==> inputs of job 7567 <==
==> flow/design.v <==
`timescale 1ns / 1ps
module conv (
input [4:0] stride,
input  conv_enable, 
output reg [18:0] address1 , address2, write_address,
output reg end_reach, full_conv_end, dot_sum_end,
input clk,
input reset,
input [9:0] w1 ,h1,w2,h2,
output reg [9:0] width, height
  );
reg [9:0] H1_index_outer , V1_index_outer ;
reg [5:0]	v1_index_inner , h1_index_inner ;
reg dot_sum_start ;
always @ (posedge clk) begin	 
		if (reset) begin
			H1_index_outer = 0;
			V1_index_outer = 0;
			v1_index_inner = 0;
			h1_index_inner = 0;
			address1 = 0;
			address2 = 0;
			write_address = 0;
			end_reach = 0;
			dot_sum_end = 0;
			dot_sum_start = 1;
			full_conv_end = 0;
			width = 0;
			height = 0;
		end
		else if (conv_enable) begin
				if (dot_sum_start) begin
						v1_index_inner = 0;
						h1_index_inner = 0;
						dot_sum_start = 0;
						dot_sum_end =0;
				end	
				if (!full_conv_end) begin
					address1 = address1 + 2'b01;
					h1_index_inner = h1_index_inner + 2'b01 ;
					if (h1_index_inner == w2) begin			 
						v1_index_inner = v1_index_inner + 1;
						h1_index_inner = 6'b0;								
						address1 = (v1_index_inner + V1_index_outer )* w1 + H1_index_outer;
					end	
					if (v1_index_inner == h2) begin			 
						H1_index_outer = H1_index_outer + stride;
						address1 = V1_index_outer * w1 + H1_index_outer ;
						dot_sum_start = 1;
						dot_sum_end =1;
						v1_index_inner = 6'b0;
					end
					if ((H1_index_outer + w2) > w1	) begin		 
						width = H1_index_outer;
						dot_sum_start = 1;
						V1_index_outer = V1_index_outer + stride;
						H1_index_outer = 10'b0000000000;
						address1 = V1_index_outer * w1;
					end
					if (address1 == h1*w1 ) 		full_conv_end = 1;		 
					if ((address1 + 1) == h1*w1 ) 		height = V1_index_outer + 1;
					address2 = v1_index_inner*w2 + h1_index_inner;
					if (dot_sum_start)	write_address	= write_address + 1;
				end
		end
    end
endmodule 
==> flow/run.sh <==
#!/bin/bash
# the make line also repeats each setting of config.mk as NAME=value (left out here)
make -C /OpenROAD-flow-scripts/flow DESIGN_CONFIG=/design/flow/config.mk WORK_HOME=/design/flow/orfs CLKGATE_MAP_FILE= finish
==> flow/config.mk <==
export PLATFORM = sky130hd
export DESIGN_NAME = conv
export DESIGN_NICKNAME = conv
export VERILOG_FILES = /design/flow/design.v
export SDC_FILE = /design/flow/constraint.sdc
export NUM_CORES = 4
export LEC_CHECK = 0
export CAP_MARGIN = 20
export CORE_ASPECT_RATIO = 0.5
export CORE_MARGIN = 2
export CORE_UTILIZATION = 72
export CTS_CLUSTER_DIAMETER = 294
export CTS_CLUSTER_SIZE = 97
export HOLD_SLACK_MARGIN = 0.29
export PLACE_DENSITY = 0.42
export SETUP_SLACK_MARGIN = -0.56
export SLEW_MARGIN = 20
export TNS_END_PERCENT = 30
==> flow/constraint.sdc <==
create_clock -name core_clock -period 6.1 [get_ports {clk}]
set_input_delay 1.2200 -clock core_clock [delete_from_list [all_inputs] [get_ports {clk}]]
set_output_delay 1.2200 -clock core_clock [all_outputs]
set_load 0.01 [all_outputs]
==> job 2731: changes against job 7567 <==
- CORE_ASPECT_RATIO: 0.5 -> default
- CORE_UTILIZATION: 72 -> 58
- CTS_CLUSTER_DIAMETER: 294 -> 237
- CTS_CLUSTER_SIZE: 97 -> 98
- HOLD_SLACK_MARGIN: 0.29 -> default
- PLACE_DENSITY: 0.42 -> default
- SETUP_SLACK_MARGIN: -0.56 -> default
- TNS_END_PERCENT: 30 -> default
==> flow/constraint.sdc (replaced) <==
create_clock -name core_clock -period 11.0 [get_ports {clk}]
set_input_delay 2.2000 -clock core_clock [delete_from_list [all_inputs] [get_ports {clk}]]
set_output_delay 2.2000 -clock core_clock [all_outputs]
set_load 0.01 [all_outputs]
==> job 8985: changes against job 7567 <==
- CORE_ASPECT_RATIO: 0.5 -> default
- CTS_CLUSTER_DIAMETER: 294 -> 327
- CTS_CLUSTER_SIZE: 97 -> 96
- HOLD_SLACK_MARGIN: 0.29 -> default
- PLACE_DENSITY: 0.42 -> default
- SETUP_SLACK_MARGIN: -0.56 -> default
- TNS_END_PERCENT: 30 -> default
==> flow/constraint.sdc (replaced) <==
create_clock -name core_clock -period 9.5 [get_ports {clk}]
set_input_delay 1.9000 -clock core_clock [delete_from_list [all_inputs] [get_ports {clk}]]
set_output_delay 1.9000 -clock core_clock [all_outputs]
set_load 0.01 [all_outputs]
==> comparison table <==
Cell Count Post-Placement: job 8985 3656; job 2731 3548; job 7567 3957
Area used by sequential logic in the layout: job 8985 0.00221 sq mm; job 2731 0.00220 sq mm; job 7567 -
Reported sequential group power: job 8985 510 uW; job 2731 447 uW; job 7567 -
Status: job 8985 finished with violations; job 2731 complete, no violations; job 7567 aborted with a tool error
Last stage reached: job 8985 -; job 2731 -; job 7567 global routing (5_1_grt)
Violated checks: job 8985 setup timing; job 2731 -; job 7567 -
Wl on met1: job 8985 28200 um; job 2731 30000 um; job 7567 -
Met3 wire length: job 8985 9240 um; job 2731 4600 um; job 7567 -
Worst Reg2Reg Path Length in Cells: job 8985 40; job 2731 40; job 7567 -
Endpoint of the worst setup timing path: job 8985 height[0]; job 2731 height[3]; job 7567 -
Comb area: job 8985 0.0203 sq mm; job 2731 0.0198 sq mm; job 7567 -
Post-Route Utilization: job 8985 86.1%; job 2731 64.6%; job 7567 -
Biggest fanout along the worst timing path: job 8985 6; job 2731 10; job 7567 -
Fraction of standard cell area in multi-input logic: job 8985 71.0%; job 2731 74.8%; job 7567 -
Total number of vias: job 8985 23100; job 2731 20300; job 7567 -
Power figures rest on the tool's default switching activity, not on a simulated workload.
